==> inputs of job 7125 <==
Design SCALER_TOPv2, start of the top module:
module SCALER_TOPv2(
		input clk33_i,
		input rst_i,
		input [16:0] scal_i,
		input [4:0] scal_addr_i,
		input scal_rd_i,
		output [15:0] scal_dat_o,
		output [15:0] refpulse_cnt_o
    );
clock: 3.81 ns
lec_check: 0
cap_margin: 5
cell_pad_in_sites_detail_placement: 0
cell_pad_in_sites_global_placement: 0
core_aspect_ratio: 1.52
core_margin: 2
core_utilization: 70
cts_cluster_size: 52
gpl_timing_driven: 1
max_routing_layer: met4
min_routing_layer: met1
place_density_lb_addon: 0.17
setup_slack_margin: 1.08
slew_margin: 20
tns_end_percent: 90
run.sh (not shown) runs the stock make flow with config.mk's settings and CLKGATE_MAP_FILE=.
==> job 4899: changes against job 7125 <==
Settings changed: CORE_MARGIN 2 to 5, PLACE_DENSITY_LB_ADDON 0.17 to not set, SETUP_SLACK_MARGIN 1.08 to 0.93.
==> job 7523: changes against job 7125 <==
Settings changed: ABC_AREA set to 1, CAP_MARGIN 5 to 20, CELL_PAD_IN_SITES_DETAIL_PLACEMENT 0 to not set, CELL_PAD_IN_SITES_GLOBAL_PLACEMENT 0 to not set, CORE_ASPECT_RATIO 1.52 to not set, CORE_UTILIZATION 70 to 72, CTS_CLUSTER_DIAMETER set to 393, CTS_CLUSTER_SIZE 52 to 15, GPL_TIMING_DRIVEN 1 to not set, MAX_ROUTING_LAYER met4 to not set, MIN_ROUTING_LAYER met1 to not set, PLACE_DENSITY_LB_ADDON 0.17 to 0.08, SETUP_SLACK_MARGIN 1.08 to 0.49, TNS_END_PERCENT 90 to not set.
==> flow/constraint.sdc (replaced) <==
create_clock -name core_clock -period 3.03 [get_ports {clk33_i}]
set_input_delay 0.6060 -clock core_clock [delete_from_list [all_inputs] [get_ports {clk33_i}]]
set_output_delay 0.6060 -clock core_clock [all_outputs]
set_load 0.01 [all_outputs]
==> results <==
item	job 4899	job 7523	job 7125
Number of levels in the clock H-tree	5	4	5
Number of buffers added by the clock tree synthesis step	287	230	287
Starting utilization of the core area	70.22%	72.54%	70.22%
Mux contribution to synthesized area	16.08%	0%	16.08%
Worst setup timing slack at the placement stage	-52.76 ps	57.68 ps	161.2 ps
Post-synth seq share	65.42%	63.25%	65.42%
Post-Synthesis Net Count	8840	14012	8840
Number of distinct library cell variants in the gate-level netlist after synthesis	81	46	81
Run status	stopped before the end	complete, no violations	stopped before the end
Failing step	global routing	-	global routing
Height of the die	538.6 um	433.9 um	532.6 um
Xor/xnor cell area share of the yosys netlist	2.246%	1.553%	2.246%
Chip area from the yosys synthesis statistics	0.1287 sq mm	0.1331 sq mm	0.1287 sq mm
Area share, top type	47.79%	46.21%	47.79%
Yosys Instances	8774	13946	8774
Total standard cell area after synthesis	0.1287 sq mm	0.1331 sq mm	0.1287 sq mm
Global placement routability congestion	1.078	1.050	1.112
Adder and majority gate portion of the synthesized area	0.3986%	0.3854%	0.3986%
Instance tally after logic synthesis	8774	13946	8774
Aoi/oai-family share of the synthesized area	5.210%	6.188%	5.210%
Count of buffers added by post-CTS timing repair for setup	61	21	69
Core area	0.1833 sq mm	0.1835 sq mm	0.1833 sq mm
Simple-gate share of the synthesized area	8.599%	23.14%	8.599%
Quantity of gates resized following cts	137	107	174

* * *

==> run P: inputs <==
Starting RTL as in the previous note.
clock: 10.0 ns
lec_check: 0
cap_margin: 20
core_margin: 2
core_utilization: 40
gpl_routability_driven: 0
place_density_lb_addon: 0.18
slew_margin: 20
==> inputs of run Z, as changes to run P <==
- CORE_UTILIZATION: 40 -> 70
- CTS_CLUSTER_DIAMETER: not set -> 29
- CTS_CLUSTER_SIZE: not set -> 37
- GPL_ROUTABILITY_DRIVEN: 0 -> not set
- PLACE_DENSITY: not set -> 0.6
- PLACE_DENSITY_LB_ADDON: 0.18 -> not set
- SETUP_SLACK_MARGIN: not set -> 1.13
==> flow/constraint.sdc (replaced) <==
create_clock -name core_clock -period 3.81 [get_ports {clk33_i}]
set_input_delay 0.7620 -clock core_clock [delete_from_list [all_inputs] [get_ports {clk33_i}]]
set_output_delay 0.7620 -clock core_clock [all_outputs]
set_load 0.01 [all_outputs]
==> impl_metrics.env <==
# source this file to load flow results
export IMPL_status="complete, no violations"
export IMPL_crit_family="buffers and inverters"
export IMPL_ff2ff_setup_slack_ns=5.11
export IMPL_fill_cells=28280
export IMPL_htreeDepth=5
export IMPL_clock_power_share_pct=46.3
export IMPL_grt_ovfl_total=0
export IMPL_ctsRootBufferMaster="clkbuf_16"
export IMPL_critPathCaptureType="flop"
export IMPL_leakagePower_nw=46.92
export IMPL_min_from="ref_pulse_reg[0]$_SDFF_PP0_"
export IMPL_clk_latency_ns=0.94
export IMPL_path_clk_slew_ns=0.06
export IMPL_switching_share_pct=21.15
export IMPL_crit_cells=8
export IMPL_biggestCellCategory="sequential cells"
export IMPL_insertedDiodeCount=3
Source of the figures above: run P

==> impl_metrics.env <==
# source this file to load flow results
export IMPL_status="stopped before the end"
export IMPL_haltStage="clock tree synthesis (4_1_cts)"
export IMPL_error="[ERROR DPL-0033] detailed placement checks failed during check placement."
export IMPL_initCoreUtil_pct=70.36
export IMPL_ys_sh_simple_pct=8.599
export IMPL_yosys_area_share_aoi_pct=5.210
export IMPL_top_logic_kind="multiplexers"
export IMPL_synth_nets=8840
export IMPL_async_flop_share_pct=0
export IMPL_ys_sh_mux_pct=16.08
export IMPL_portBuffers=56
Source of the figures above: run Z


* * *

==> run a <==
==> flow/design.v <==
`timescale 1ns / 1ps
module SCALER_CLOCK_v2(
		input clk33_i,
		input rst_i,
		output khz_clk_o
    );
	localparam [15:0] MATCH = 33333;
	reg [15:0] counter;
	reg khz_clk;
	always @(posedge clk33_i) begin
		if (rst_i) begin
			counter <= {16{1'b0}};
			khz_clk <= 1'b0;
		end else begin
			if (khz_clk) counter <= {16{1'b0}};
			else counter <= counter + 1;
			khz_clk <= (counter == MATCH);
		end
	end
	assign khz_clk_o = khz_clk;
endmodule
`timescale 1ns / 1ps
module ANITA3_scaler(
		clk_i,
		rst_i,
		pps_i,
		count_i,
		scaler_o
    );
	parameter WIDTH = 8;
	parameter PRESCALE = 0;
	input clk_i;
	input rst_i;
	input pps_i;
	input count_i;
	output [WIDTH-1:0] scaler_o;
	reg [WIDTH+PRESCALE-1:0] counter;
	wire [WIDTH+PRESCALE:0] counter_plus_one = counter + 1;
	reg [WIDTH-1:0] scaler;
	always @(posedge clk_i) begin
		if (rst_i) begin
			counter <= {WIDTH+PRESCALE{1'b0}};
			scaler <= {WIDTH{1'b0}};
		end else begin
			if (pps_i) counter <= {WIDTH+PRESCALE{1'b0}};
			else if (count_i && !counter_plus_one[WIDTH+PRESCALE]) counter <= counter_plus_one;
			if (pps_i) scaler <= counter[PRESCALE +: WIDTH];
		end
	end
	assign scaler_o = scaler;
endmodule
`timescale 1ns / 1ps
module SCALER_TOPv2(
		input clk33_i,
		input rst_i,
		input [16:0] scal_i,
		input [4:0] scal_addr_i,
		input scal_rd_i,
		output [15:0] scal_dat_o,
		output [15:0] refpulse_cnt_o
    );
	wire update_scalers;
	SCALER_CLOCK_v2 u_clk(.clk33_i(clk33_i),
								 .rst_i(rst_i),
								 .khz_clk_o(update_scalers));
	wire [15:0] scaler_data_out[31:0];
	reg [1:0] ref_pulse_reg;
	reg [15:0] ref_pulse_counter;
	reg [15:0] ref_pulse_count;
	reg [15:0] gated_scaler;
	wire [15:0] ref_pulse_in = {16{scal_i[0]}};
	always @(posedge clk33_i) begin
		if (rst_i) begin
			gated_scaler <= {16{1'b0}};
			ref_pulse_reg <= {2{1'b0}};
			ref_pulse_counter <= {16{1'b0}};
			ref_pulse_count <= {16{1'b0}};
		end else begin
			gated_scaler <= ref_pulse_in & scal_i[16:1];
			ref_pulse_reg <= {ref_pulse_reg[0],scal_i[0]};
			if (update_scalers) ref_pulse_counter <= {16{1'b0}};
			else if (ref_pulse_reg[0] && !ref_pulse_reg[1]) ref_pulse_counter <= ref_pulse_counter + 1;
			if (update_scalers) ref_pulse_count <= ref_pulse_counter;
		end
	end
	generate
		genvar trig, ant;
		for (trig=0;trig<4;trig=trig+1) begin : L1
			ANITA3_scaler #(.WIDTH(16),.PRESCALE(0)) u_l1_scaler(.clk_i(clk33_i),
																				  .rst_i(rst_i),
																				  .pps_i(update_scalers),
																				  .count_i(scal_i[1+trig]),
																				  .scaler_o(scaler_data_out[12+trig]));
			ANITA3_scaler #(.WIDTH(16),.PRESCALE(0)) u_l1_mon_scaler(.clk_i(clk33_i),
																				  .rst_i(rst_i),
																				  .pps_i(update_scalers),
																				  .count_i(gated_scaler[trig]),
																				  .scaler_o(scaler_data_out[28+trig]));
		end
		for (ant=0;ant<12;ant=ant+1) begin : ANT
			ANITA3_scaler #(.WIDTH(16),.PRESCALE(0)) u_ant_scaler(.clk_i(clk33_i),
																					.rst_i(rst_i),
																					.pps_i(update_scalers),
																					.count_i(scal_i[5+ant]),
																					.scaler_o(scaler_data_out[ant]));
			ANITA3_scaler #(.WIDTH(16),.PRESCALE(0)) u_ant_mon_scaler(.clk_i(clk33_i),
																					.rst_i(rst_i),
																					.pps_i(update_scalers),
																					.count_i(gated_scaler[4+ant]),
																					.scaler_o(scaler_data_out[16+ant]));
		end
	endgenerate
	reg scaler_bank;
	reg [31:0] scaler_ram[63:0];
	reg [31:0] scaler_out;
	reg reading;
	reg updating;
	reg was_updating;
	reg maybe_reading_too_slow;
	reg [4:0] scaler_addr_count;
	wire [5:0] scaler_addr_count_plus_one = scaler_addr_count + 1;
	always @(posedge clk33_i) begin
		if (updating && !rst_i)
			scaler_ram[{scaler_bank,scaler_addr_count}] <= {ref_pulse_count,scaler_data_out[scaler_addr_count]};
		scaler_out <= scaler_ram[{!scaler_bank,scal_addr_i}];
	end
	always @(posedge clk33_i) begin	
		if (rst_i) begin
			scaler_bank <= 1'b0;
			reading <= 1'b0;
			updating <= 1'b0;
			was_updating <= 1'b0;
			maybe_reading_too_slow <= 1'b0;
			scaler_addr_count <= {5{1'b0}};
		end else begin
		if (update_scalers) updating <= 1;
		else if (scaler_addr_count_plus_one[5]) updating <= 0;
		if (updating) scaler_addr_count <= scaler_addr_count_plus_one;
		if ((scal_addr_i == {5{1'b0}}) && scal_rd_i)
			reading <= 1;
		else if ((scal_addr_i == {5{1'b1}}) && scal_rd_i) 
			reading <= 0;
		else if (update_scalers && maybe_reading_too_slow)
			reading <= 0;
		if (!reading) maybe_reading_too_slow <= 0;
		else if (update_scalers && reading) maybe_reading_too_slow <= 1;
		was_updating <= updating;
		if (!updating && was_updating && !reading) scaler_bank <= ~scaler_bank;		
		end
	end
	assign scal_dat_o = scaler_out[15:0];
	assign refpulse_cnt_o = scaler_out[31:16];
endmodule
==> flow/run.sh <==
#!/bin/bash
# the make line also repeats each setting of config.mk as NAME=value (left out here)
make -C /OpenROAD-flow-scripts/flow DESIGN_CONFIG=/design/flow/config.mk WORK_HOME=/design/flow/orfs CLKGATE_MAP_FILE= finish
==> flow/config.mk <==
export PLATFORM = sky130hd
export DESIGN_NAME = SCALER_TOPv2
export DESIGN_NICKNAME = SCALER_TOPv2
export VERILOG_FILES = /design/flow/design.v
export SDC_FILE = /design/flow/constraint.sdc
export NUM_CORES = 4
export LEC_CHECK = 0
export CAP_MARGIN = 20
export CELL_PAD_IN_SITES_GLOBAL_PLACEMENT = 3
export CORE_MARGIN = 2
export CORE_UTILIZATION = 40
export GPL_ROUTABILITY_DRIVEN = 1
export MIN_ROUTING_LAYER = met2
export PLACE_DENSITY_LB_ADDON = 0.25
export SLEW_MARGIN = 20
export TNS_END_PERCENT = 50
==> flow/constraint.sdc <==
create_clock -name core_clock -period 2.97 [get_ports {clk33_i}]
set_input_delay 0.5940 -clock core_clock [delete_from_list [all_inputs] [get_ports {clk33_i}]]
set_output_delay 0.5940 -clock core_clock [all_outputs]
set_load 0.01 [all_outputs]
==> inputs of run b, as changes to run a <==
ABC_AREA = 1   (was default)
CELL_PAD_IN_SITES_GLOBAL_PLACEMENT = default   (was 3)
CORE_UTILIZATION = 72   (was 40)
CTS_CLUSTER_SIZE = 44   (was default)
GPL_ROUTABILITY_DRIVEN = default   (was 1)
MIN_ROUTING_LAYER = default   (was met2)
PLACE_DENSITY_LB_ADDON = 0.08   (was 0.25)
TNS_END_PERCENT = default   (was 50)
==> flow/constraint.sdc (replaced) <==
create_clock -name core_clock -period 3.03 [get_ports {clk33_i}]
set_input_delay 0.6060 -clock core_clock [delete_from_list [all_inputs] [get_ports {clk33_i}]]
set_output_delay 0.6060 -clock core_clock [all_outputs]
set_load 0.01 [all_outputs]
==> comparison <==
- Run a finished with negative setup slack left. Run b finished but fails on negative setup slack.
- Of run b and run a, run b has the higher core utilization (gap 34 points).
- Against run b, the sequential power of run a is higher by about 2%.
- In flip-flop count, run b and run a do not differ.
- Global-route usage: run a is lower than run b (6.7 points).
- In run a the wire length is higher than in run b, by about 1.2%.
- Against run b, the combinational power of run a is lower by 23%.
- Against run a, the final cell count of run b is larger by 19%.
- Worst hold slack: run a is worse than run b (0.23 ns).
- Against run b, the register-to-register slack of run a is lower by 0.13 ns.
- Of run b and run a, run b has the higher worst setup slack (gap 0.13 ns).

* * *

==> v38 <==
// SCALER_TOPv2: RTL as listed in full above, without the edits since
==> flow/config.mk <==
export PLATFORM = sky130hd
export DESIGN_NAME = SCALER_TOPv2
export DESIGN_NICKNAME = SCALER_TOPv2
export VERILOG_FILES = /design/flow/design.v
export SDC_FILE = /design/flow/constraint.sdc
export NUM_CORES = 4
export LEC_CHECK = 0
export ABC_AREA = 1
export CAP_MARGIN = 0
export CELL_PAD_IN_SITES_GLOBAL_PLACEMENT = 1
export CORE_MARGIN = 7
export CORE_UTILIZATION = 40
export CTS_CLUSTER_DIAMETER = 226
export CTS_CLUSTER_SIZE = 12
export GPL_ROUTABILITY_DRIVEN = 0
export MAX_ROUTING_LAYER = met5
export PLACE_DENSITY_LB_ADDON = 0.16
export SLEW_MARGIN = 0
==> flow/constraint.sdc <==
create_clock -name core_clock -period 10.0 [get_ports {clk33_i}]
set_input_delay 2.0000 -clock core_clock [delete_from_list [all_inputs] [get_ports {clk33_i}]]
set_output_delay 2.0000 -clock core_clock [all_outputs]
set_load 0.01 [all_outputs]
==> v28 (differences from v38) <==
Settings changed: ABC_AREA 1 to unset, CAP_MARGIN 0 to 20, CELL_PAD_IN_SITES_GLOBAL_PLACEMENT 1 to unset, CORE_MARGIN 7 to 2, CORE_UTILIZATION 40 to 68, CTS_CLUSTER_DIAMETER 226 to unset, CTS_CLUSTER_SIZE 12 to 34, GPL_ROUTABILITY_DRIVEN 0 to unset, MAX_ROUTING_LAYER met5 to unset, PLACE_DENSITY_LB_ADDON 0.16 to unset, SETUP_SLACK_MARGIN set to 0.9, SLEW_MARGIN 0 to 20.
==> flow/constraint.sdc (replaced) <==
create_clock -name core_clock -period 3.9 [get_ports {clk33_i}]
set_input_delay 0.7800 -clock core_clock [delete_from_list [all_inputs] [get_ports {clk33_i}]]
set_output_delay 0.7800 -clock core_clock [all_outputs]
set_load 0.01 [all_outputs]
==> v35 (differences from v38) <==
Settings changed: ABC_AREA 1 to unset, CAP_MARGIN 0 to 20, CELL_PAD_IN_SITES_GLOBAL_PLACEMENT 1 to unset, CORE_MARGIN 7 to 2, CORE_UTILIZATION 40 to 57, CTS_CLUSTER_DIAMETER 226 to unset, CTS_CLUSTER_SIZE 12 to unset, GPL_ROUTABILITY_DRIVEN 0 to unset, MAX_ROUTING_LAYER met5 to unset, PLACE_DENSITY_LB_ADDON 0.16 to unset, SETUP_SLACK_MARGIN set to -0.65, SLEW_MARGIN 0 to 20.
==> flow/constraint.sdc (replaced) <==
create_clock -name core_clock -period 6.8 [get_ports {clk33_i}]
set_input_delay 1.3600 -clock core_clock [delete_from_list [all_inputs] [get_ports {clk33_i}]]
set_output_delay 1.3600 -clock core_clock [all_outputs]
set_load 0.01 [all_outputs]
==> summary.json <==
{
  "worstPathCellList": "ha_4 > and3_4 > ha_4 > buf_4 > buf_6 > a222oi_1 > o211ai_1 > a311oi_1 > buf_4 > a41oi_4 > buf_12 > clkbuf_16",
  "reg2reg_setup_slack_ns": 0.28,
  "ff_latch_area_um2": 84250,
  "layout.non_clock_inverters": 79,
  "yosysTopAreaCellShare_pct": 47.79,
  "status": "finished clean",
  "syn_nets": 8840,
  "buf_share_pct": 4.591,
  "synth.top_cells.by_count": "edfxtp_1, dfxtp_1, nor2_1"
}
Source of the figures above: v28

==> summary.json <==
{
  "status": "finished clean",
  "hold-worst-slack_ns": 0.4592,
  "layout.non_clock_inverters": 79,
  "syn_nets": 8840,
  "buf_share_pct": 1.793,
  "ff_latch_area_um2": 84230,
  "reg2reg_setup_slack_ns": 1.96,
  "synth.top_cells.by_count": "edfxtp_1, dfxtp_1, nor2_1",
  "worstPathCellList": "buf_4 > and2_1 > buf_4 > nand2_1 > o221ai_1 > a221oi_1 > a41oi_4 > buf_4"
}
Source of the figures above: v35

==> summary.json <==
{
  "max_stage_delay_ns": 1.24,
  "synth_async_sr_flop_share_pct": 0,
  "floorplan.die_area_um2": 349100,
  "status": "finished clean",
  "worstPathCellList": "clkdlybuf4s50_1 > inv_2 > buf_4 > nand2_1 > nor2_4",
  "global_route.usage.met1_pct": 31.20,
  "yosysTopAreaCellShare_pct": 46.21,
  "place_ws_ns": 3.806,
  "synth.top_cells.by_count": "nand2_1, nand3_1, edfxtp_1",
  "buf_share_pct": 1.349,
  "hold_buffers": 0,
  "reg2reg_setup_slack_ns": 5.70,
  "layout.non_clock_inverters": 1063
}
Source of the figures above: v38

Power is estimated from default activity; no workload was simulated.
